==> flow/design.v (excerpt) <==
module ixu_mc_pipe (
    input  wire         core_clock_i,
    input  wire         core_flush_i,
    input  wire  [17:0] data_i,
    input  wire         valid_i,
    output logic        busy_o,
    output wire  [ 5:0] rs1_o,
    output wire  [ 5:0] rs2_o,
    input  wire  [31:0] rs1_data_i,
    input  wire  [31:0] rs2_data_i,
    output wire  [ 4:0] rob_o,
    input  wire  [ 6:0] opcode_i,
    input  wire  [ 6:0] ins_type,
    input  wire         imm_i,
    input  wire  [31:0] immediate_i,
    input  wire  [ 5:0] dest_i,
    output logic [ 5:0] wakeup_dest,
    output logic        wakeup_valid,
    output logic [ 5:0] l_wakeup_dest,
    output logic        l_wakeup_valid,
    output logic [ 5:0] ixu_mc_ex_dest,
    output logic [31:0] ixu_mc_ex_data,
    output logic        ixu_mc_ex_valid,
    output logic [ 5:0] ixu_mc_wb_dest,
    output logic [31:0] ixu_mc_wb_data,
    output logic        ixu_mc_wb_valid,
    output wire  [ 4:0] pmu_ins_id_o,
    output wire         pmu_ins_valid_o
);
clock: 9.0 ns
lec_check: 0
abc_area: 1
cap_margin: 30
cell_pad_in_sites_detail_placement: 2
cell_pad_in_sites_global_placement: 2
core_margin: 4
core_utilization: 18
gpl_timing_driven: 0
max_routing_layer: met5
min_routing_layer: met1
setup_slack_margin: 0.4
slew_margin: 20
tns_end_percent: 15
run.sh (not shown) runs the stock make flow with config.mk's settings and CLKGATE_MAP_FILE=.
Then changed:
- ABC_AREA: 1 -> unset
- CAP_MARGIN: 30 -> 20
- CELL_PAD_IN_SITES_DETAIL_PLACEMENT: 2 -> unset
- CELL_PAD_IN_SITES_GLOBAL_PLACEMENT: 2 -> unset
- CORE_MARGIN: 4 -> 2
- CORE_UTILIZATION: 18 -> 40
- GPL_TIMING_DRIVEN: 0 -> unset
- MAX_ROUTING_LAYER: met5 -> unset
- MIN_ROUTING_LAYER: met1 -> unset
- TNS_END_PERCENT: 15 -> unset
- clock period: 9.0 -> 8.63 ns (I/O delays scaled with it)
Result: Synthesized area is lower by 4.8%; synthesized cell count goes down by 17%; maximum frequency grows by 1.9%.
Then changed:
- CORE_UTILIZATION: 40 -> 70
- CTS_CLUSTER_SIZE: unset -> 37
- SETUP_SLACK_MARGIN: 0.4 -> -0.57
- clock period: 8.63 -> 7.18 ns (I/O delays scaled with it)
=> With this change the flow never finished: it broke off in 5_1_grt; synthesized area does not change; synthesized cell count stays the same; die area is lower by well over a third.
Then changed:
- CORE_UTILIZATION: 70 -> 40
- CTS_CLUSTER_SIZE: 37 -> unset
- SETUP_SLACK_MARGIN: -0.57 -> 0.4
- clock period: 7.18 -> 12.3 ns (I/O delays scaled with it)
Now the flow finished with timing, DRC and antenna clean.
Synthesized area stays the same.
Die area grows by 74%.
Synthesized cell count is unchanged.
Then changed:
- CORE_UTILIZATION: 40 -> 62
- CTS_CLUSTER_SIZE: unset -> 96
- clock period: 12.3 -> 6.93 ns (I/O delays scaled with it)
Outcome:
- This time the run completed, yet does not pass: negative setup slack
- cell count grows by 0.92%
- setup slack got worse by 3100 ps
- utilization is higher by 33 points
- synthesized cell count is unchanged
- non-clock buffer count climbs by 814
- clock-buffer cell count came out lower by 1
- design area grows by 13%
- wire length went up by 9.3%
- area after synthesis stays the same

========
job 7608:
ixu_mc_pipe again, from the RTL that the note above started with.
clock: 3.53 ns
lec_check: 0
abc_area: 1
cap_margin: 5
core_margin: 2
core_utilization: 71
cts_cluster_diameter: 244
cts_cluster_size: 72
setup_slack_margin: 0.4
slew_margin: 40
Job 7608 is listed as incomplete: the tool reported an error in global routing (5_1_grt) and the run ended there.
> inputs changed (job 7608 -> job 2952)
- CORE_UTILIZATION: 71 -> 66
- CTS_CLUSTER_SIZE: 72 -> 61
- SLEW_MARGIN: 40 -> 20
- ABC_AREA: 1 -> unset
- CAP_MARGIN: 5 -> 20
- CTS_CLUSTER_DIAMETER: 244 -> unset
- the clock period (ns, I/O delays scaled along): 3.53 -> 8.19
### Flow results
- Job 2952 finished all stages; layout check result: FAIL, due to setup timing.
- Job 7608 failed in global routing (5_1_grt) with GRT-0116.
- Relative to job 7608, synthesized area has gone down in job 2952.
- Between job 2952 and job 7608, it is job 2952 whose chip area estimate from yosys synthesis is lower, by 3100 µm².
- The final reports for job 2952 and job 7608 show simple logic cell fraction of the synthesized area lower in the former.
- Diff job 7608 -> job 2952: instance tally after logic synthesis went down by 1510, sum of net half-perimeters after detailed placement went down by about 15%.
The following lists how job 524 was set up differently from job 2952:
- CTS_CLUSTER_SIZE no longer set, was 61
- CORE_UTILIZATION now 40, was 66
- the clock period (ns, I/O delays scaled along) now 9.0, was 8.19
==> results <==
- Of job 2952 and job 524, just one finished clean: job 524.
- Job 2952 -> stages 100% | layout checks FAIL | setup timing
- Number of buffers added by the clock tree synthesis step (lower): job 2952
- Taking job 2952 as 1.0, job 524 lands at 1.17 on length of routed wiring on met1.
- Looking at worst-path maximum fanout across job 2952 and job 524, the one that comes out higher is job 2952.
- Re count of clock-buffer cells in the layout: job 2952 was lower than job 524.
Input changes introduced in job 9259 (baseline for comparison: job 524):
- ABC_AREA now 1, previously not set
- CORE_UTILIZATION now 72, was 40
- the clock period (ns, I/O delays scaled along) now 5.73, was 9.0
[summary]
- Job 524 and job 9259: one clean run, job 524; the rest did not finish clean.
- Measured against job 524, the vertical extent of the die of job 9259 comes out at 0.77 times the reference value.
- Compared with job 524, routability-driven placement congestion ratio in job 9259 increased by more than 10%.
- Job 524 → job 9259: TritonCTS buffer count moved up; chip footprint went down by about 40%.
- Number of nets in the synthesized netlist grows by more than 10% when moving from job 524 to job 9259.
- Summary of job 9259 over job 524: cell area after technology mapping increased 5.0%; synthesized cell count up 1510; total cell area at the placement stage went up 9.4%.
diff inputs: job 9259 => job 6037
- ABC_AREA no longer set, was 1
- CORE_UTILIZATION now 28, was 72
- the clock period (ns, I/O delays scaled along) now 8.63, was 5.73
[summary]
Flow for job 9259 halted at global routing (5_1_grt), error code GRT-0116. Job 6037 finished every step from synthesis to the final layout, and the layout passed the timing, design-rule and antenna checks. Against job 9259, job 6037 reports a sequential element share of the synthesized area that is higher. Diff job 9259..job 6037 | I/O pin count | unchanged. Looking at multiplexer share of the synthesized area across job 9259 and job 6037, the one that comes out lower is job 9259. The area fraction in compound gates reported for job 6037 is greater than that of job 9259 by 1.8 points. The post-synth net total in job 6037 was lower than what job 9259 gave. Job 6037 vs job 9259 — synthesized instance count dropped 17%. Per the comparison of job 6037 with job 9259, yosys stat cell total fell by 1510, area after synthesis fell by 4.8%. Chip area from the yosys synthesis statistics in job 6037 is 3100 µm² below job 9259.
